Setup of run A:
==> flow/design.v (excerpt) <==
module mapper #(
    parameter DIM4_WIDTH = 8,  
    parameter DIM3_WIDTH = 8, 
    parameter DIM2_WIDTH = 8,  
    parameter DIM1_WIDTH = 8,
    parameter IDX4_WIDTH = 8,  
    parameter IDX3_WIDTH = 8, 
    parameter IDX2_WIDTH = 8,  
    parameter IDX1_WIDTH = 8,
    parameter ROW_MAJOR = 1,   
    parameter ADDR_WIDTH = 32 
)( 
    input  logic                        clk,            
    input  logic                        rst,            
    input  logic [DIM4_WIDTH - 1:0]     dim4, 
    input  logic [DIM3_WIDTH - 1:0]     dim3, 
    input  logic [DIM2_WIDTH - 1:0]     dim2,
    input  logic [DIM1_WIDTH - 1:0]     dim1,
    input  logic [IDX4_WIDTH - 1:0]     idx4,
    input  logic [IDX3_WIDTH - 1:0]     idx3, 
    input  logic [IDX2_WIDTH - 1:0]     idx2,
    input  logic [IDX1_WIDTH - 1:0]     idx1,
    input  logic [ADDR_WIDTH - 1:0]     base_addr,
    output logic [ADDR_WIDTH - 1:0]     addr
);
Settings: LEC_CHECK=0, CAP_MARGIN=40, CORE_MARGIN=2, CORE_UTILIZATION=72, CTS_CLUSTER_SIZE=39, HOLD_SLACK_MARGIN=0.3, PLACE_DENSITY_LB_ADDON=0.01, SETUP_SLACK_MARGIN=0.75, SLEW_MARGIN=20; clock period 8.09 ns.
run.sh (not shown) runs the stock make flow with config.mk's settings and CLKGATE_MAP_FILE=.
The layout from run A, despite a flow that completed every stage, fails the layout checks, with the failing checks listed as setup timing.
diff inputs: run A => run B
- CORE_UTILIZATION: 72 -> 31
- CORE_MARGIN: 2 -> 4
- SETUP_SLACK_MARGIN: 0.75 -> 2.0
- GPL_TIMING_DRIVEN: unset -> 1
- CELL_PAD_IN_SITES_DETAIL_PLACEMENT: unset -> 0
- HOLD_SLACK_MARGIN: 0.3 -> unset
- CELL_PAD_IN_SITES_GLOBAL_PLACEMENT: unset -> 1
- PLACE_DENSITY_LB_ADDON: 0.01 -> 0.18
- CTS_CLUSTER_SIZE: 39 -> unset
- MAX_ROUTING_LAYER: unset -> met4
- CAP_MARGIN: 40 -> 20
--- outcome ---
When run B is set beside run A, its final worst setup slack turns out to be 0.077 ns smaller. Run B finished every stage; the final checks, however, were not passed, the failures being setup timing. Changes observed in run B relative to run A: full die area went up, synthesized cell count about even. Compared with run A, run B shows a higher non-clock buffer count in the final layout. The lower clock period minus final worst setup slack of run A and run B is in run A.
Input changes introduced in run C (baseline for comparison: run B):
- CORE_UTILIZATION changed from 31 to 72
- SETUP_SLACK_MARGIN changed from 2.0 to 0.75
- PLACE_DENSITY_LB_ADDON changed from 0.18 to 0.01
- MAX_ROUTING_LAYER removed (was met4)
- CTS_CLUSTER_SIZE newly set to 39
- CELL_PAD_IN_SITES_DETAIL_PLACEMENT removed (was 0)
- GPL_TIMING_DRIVEN removed (was 1)
- CELL_PAD_IN_SITES_GLOBAL_PLACEMENT removed (was 1)
- CORE_MARGIN changed from 4 to 2
- Nothing crashed in run C and all stages finished; the problem is that the final layout failed, the offending checks being setup timing.
- Minimum clock period after layout on run C is ahead of run B.
- Against run B, run C reports a number of buffer and inverter instances along the worst setup path that is higher.
What run D does differently from run C at the input level:
- CTS_CLUSTER_SIZE changed from 39 to 56
- SETUP_SLACK_MARGIN changed from 0.75 to 2.35
- the clock period (ns, I/O delays scaled along) changed from 8.09 to 8.04
Notes after the runs:
What the final checks of run D revealed, after a flow that finished every stage, was a layout that fails on setup timing.
What the final checks of run C revealed, after a flow that finished every stage, was a layout that fails on setup timing.
Reported for run D and run C, post-synthesis compound-gate area fraction turned out identical to the last digit.
Diff run C -> run D: count of plain and timing-repair buffers in the layout increased by 10% relative to the old numbers, core occupancy in the finished layout increased by 2.5 points relative to the old numbers.

* * *

Starting RTL as in the previous note.
Settings: LEC_CHECK=0, CAP_MARGIN=25, CORE_ASPECT_RATIO=1.42, CORE_MARGIN=7, CORE_UTILIZATION=49, CTS_CLUSTER_DIAMETER=182, CTS_CLUSTER_SIZE=98, HOLD_SLACK_MARGIN=0.29, PLACE_DENSITY=0.41, SETUP_SLACK_MARGIN=-1.19, SLEW_MARGIN=15, TNS_END_PERCENT=5; clock period 12.0 ns.
Change:
==> flow/config.mk (replaced) <==
export PLATFORM = sky130hd
export DESIGN_NAME = mapper
export DESIGN_NICKNAME = mapper
export VERILOG_FILES = /design/flow/design.v
export SDC_FILE = /design/flow/constraint.sdc
export NUM_CORES = 4
export LEC_CHECK = 0
export CAP_MARGIN = 20
export CORE_MARGIN = 2
export CORE_UTILIZATION = 40
export PLACE_DENSITY_LB_ADDON = 0.23
export SLEW_MARGIN = 20
export TNS_END_PERCENT = 50
Core utilization fell by 9.9 points.
Routed wire length is lower by a few percent.
Setup slack is worse by 0.054 ns.
Change:
--- a/flow/config.mk
+++ b/flow/config.mk
@@ -9 +9,3 @@
-export CORE_MARGIN = 2
+export CELL_PAD_IN_SITES_DETAIL_PLACEMENT = 1
+export CELL_PAD_IN_SITES_GLOBAL_PLACEMENT = 1
+export CORE_MARGIN = 4
@@ -11 +13 @@
-export PLACE_DENSITY_LB_ADDON = 0.23
+export GPL_TIMING_DRIVEN = 0
@@ -13 +14,0 @@
-export TNS_END_PERCENT = 50
Outcome: Maximum frequency decreases by 4.3%. Worst setup slack loses 0.49 ns. Worst hold slack loses 0.0065 ns. First-iteration DRC count decreases by 27%. Routed wire length increases by 23%. Flip-flop count does not change.
Change:
--- a/flow/config.mk
+++ b/flow/config.mk
@@ -9,3 +9 @@
-export CELL_PAD_IN_SITES_DETAIL_PLACEMENT = 1
-export CELL_PAD_IN_SITES_GLOBAL_PLACEMENT = 1
-export CORE_MARGIN = 4
+export CORE_MARGIN = 2
@@ -13 +10,0 @@
-export GPL_TIMING_DRIVEN = 0
The new run completed without violations. Synthesized cell count stays the same. Die size went down by 3.0%. Via count went down by 2.1%.
Change:
--- a/flow/config.mk
+++ b/flow/config.mk
@@ -8 +8,3 @@
-export CAP_MARGIN = 20
+export CAP_MARGIN = 25
+export CELL_PAD_IN_SITES_GLOBAL_PLACEMENT = 2
+export CORE_ASPECT_RATIO = 1.75
@@ -11 +13,6 @@
-export SLEW_MARGIN = 20
+export GPL_ROUTABILITY_DRIVEN = 0
+export GPL_TIMING_DRIVEN = 0
+export MAX_ROUTING_LAYER = met4
+export PLACE_DENSITY_LB_ADDON = 0.23
+export SLEW_MARGIN = 30
+export TNS_END_PERCENT = 50
After rerunning: Register-to-register slack gets better by 0.20 ns. Final area goes up slightly. Core utilization goes up by 0.47 points. Clock-buffer cell count goes down by 1. Worst setup slack gets worse by 0.34 ns. Worst hold slack gets worse by 0.015 ns. Synthesized area is unchanged. Sequential share of layout area barely changes.

* * *

lagoon:
Starting RTL as in the previous note.
==> flow/config.mk <==
export PLATFORM = sky130hd
export DESIGN_NAME = mapper
export DESIGN_NICKNAME = mapper
export VERILOG_FILES = /design/flow/design.v
export SDC_FILE = /design/flow/constraint.sdc
export NUM_CORES = 4
export LEC_CHECK = 0
export CAP_MARGIN = 25
export CELL_PAD_IN_SITES_GLOBAL_PLACEMENT = 2
export CORE_ASPECT_RATIO = 1.75
export CORE_MARGIN = 2
export CORE_UTILIZATION = 40
export GPL_TIMING_DRIVEN = 0
export MAX_ROUTING_LAYER = met4
export PLACE_DENSITY_LB_ADDON = 0.23
export SLEW_MARGIN = 15
export TNS_END_PERCENT = 50
==> flow/constraint.sdc <==
create_clock -name core_clock -period 12.0 [get_ports {clk}]
set_input_delay 2.4000 -clock core_clock [delete_from_list [all_inputs] [get_ports {clk}]]
set_output_delay 2.4000 -clock core_clock [all_outputs]
set_load 0.01 [all_outputs]
Relative to lagoon, the following input files were edited for maple:
- an added ABC_AREA of 1
- a deleted CORE_ASPECT_RATIO that had been 1.75
- a change of CAP_MARGIN from 25 to 20
- a deleted CELL_PAD_IN_SITES_GLOBAL_PLACEMENT that had been 2
- an added CTS_CLUSTER_SIZE of 99
- a deleted GPL_TIMING_DRIVEN that had been 0
- a deleted PLACE_DENSITY_LB_ADDON that had been 0.23
- a change of SLEW_MARGIN from 15 to 20
- an added CTS_CLUSTER_DIAMETER of 263
- a change of TNS_END_PERCENT from 50 to 30
Results
Diff lagoon -> maple | number of instances in the synthesized netlist | increase of 40%
maple vs. lagoon: layout overhead on the synthesized area decreased by 2.1 points relative to the old numbers, effective utilization at floorplan closely matched the old numbers.
Lower final cell count was reported by lagoon, not maple.
[maple vs lagoon] number of gates on the worst path with buffers counted: lower in maple
Re fraction of the mapped netlist area in adder cells: lagoon was higher than maple.
Edits applied to the flow inputs when going from maple to amber:
- swapping 30 for 5 in TNS_END_PERCENT
- putting SETUP_SLACK_MARGIN at -1.19 where nothing was set
- swapping 99 for 97 in CTS_CLUSTER_SIZE
- clearing ABC_AREA, which used to be 1
- swapping 263 for 182 in CTS_CLUSTER_DIAMETER
- swapping 2 for 7 in CORE_MARGIN
- putting PLACE_DENSITY at 0.41 where nothing was set
- putting CORE_ASPECT_RATIO at 1.42 where nothing was set
- swapping 40 for 56 in CORE_UTILIZATION
- clearing MAX_ROUTING_LAYER, which used to be met4
### Flow results
Looking at layout clock buffer count, amber sits 1 below maple. The more densely filled core belongs to amber, not maple. amber against maple: area growth from synthesis to layout saw little to no change, maximum frequency saw a decrease.
### amber -> quartz
- CORE_MARGIN now 2, was 7
- CTS_CLUSTER_SIZE now 98, was 97
- CORE_ASPECT_RATIO now 0.5, was 1.42
- SETUP_SLACK_MARGIN no longer set, was -1.19
Between quartz and amber, least setup slack across all paths after layout is lower for amber, quartz comes in above that.
amber has a higher clock skew than quartz.
quartz ends up with higher length of routed met3 wiring than amber does.
diff inputs: quartz => zinc
- MAX_ROUTING_LAYER now met4, previously not set
- ABC_AREA now 0, previously not set
- PLACE_DENSITY now 0.83, was 0.41
- CTS_CLUSTER_SIZE now 99, was 98
- CORE_UTILIZATION now 59, was 56
- TNS_END_PERCENT no longer set, was 5
- CTS_CLUSTER_DIAMETER now 361, was 182
- CORE_ASPECT_RATIO no longer set, was 0.5
[summary]
- zinc finished all stages; the layout is clean.
- zinc reports a lower final cell area excluding filler cells than quartz does.
The inputs of delta differ from those of zinc as listed below.
- a change of CTS_CLUSTER_SIZE from 99 to 11
- a change of CTS_CLUSTER_DIAMETER from 361 to 80
- a change of CORE_UTILIZATION from 59 to 40
==> comparison <==
Compared with zinc, delta degrades worst-case setup slack after placement. There was hardly any difference in proportion of synthesized flip-flops having asynchronous set or reset between zinc and delta. Slew of the pin with the lowest slew margin: delta higher than zinc. Going from zinc to delta, the global-route usage was found to have gone down by 8.7 points. On first-iteration DRC count, the lower figure sits with delta, not zinc. From zinc to delta the numbers moved as follows: delay of the slowest cell on the worst path now sits lower, initial antenna violation count now sits higher. Routed wire length deteriorates in delta relative to zinc.
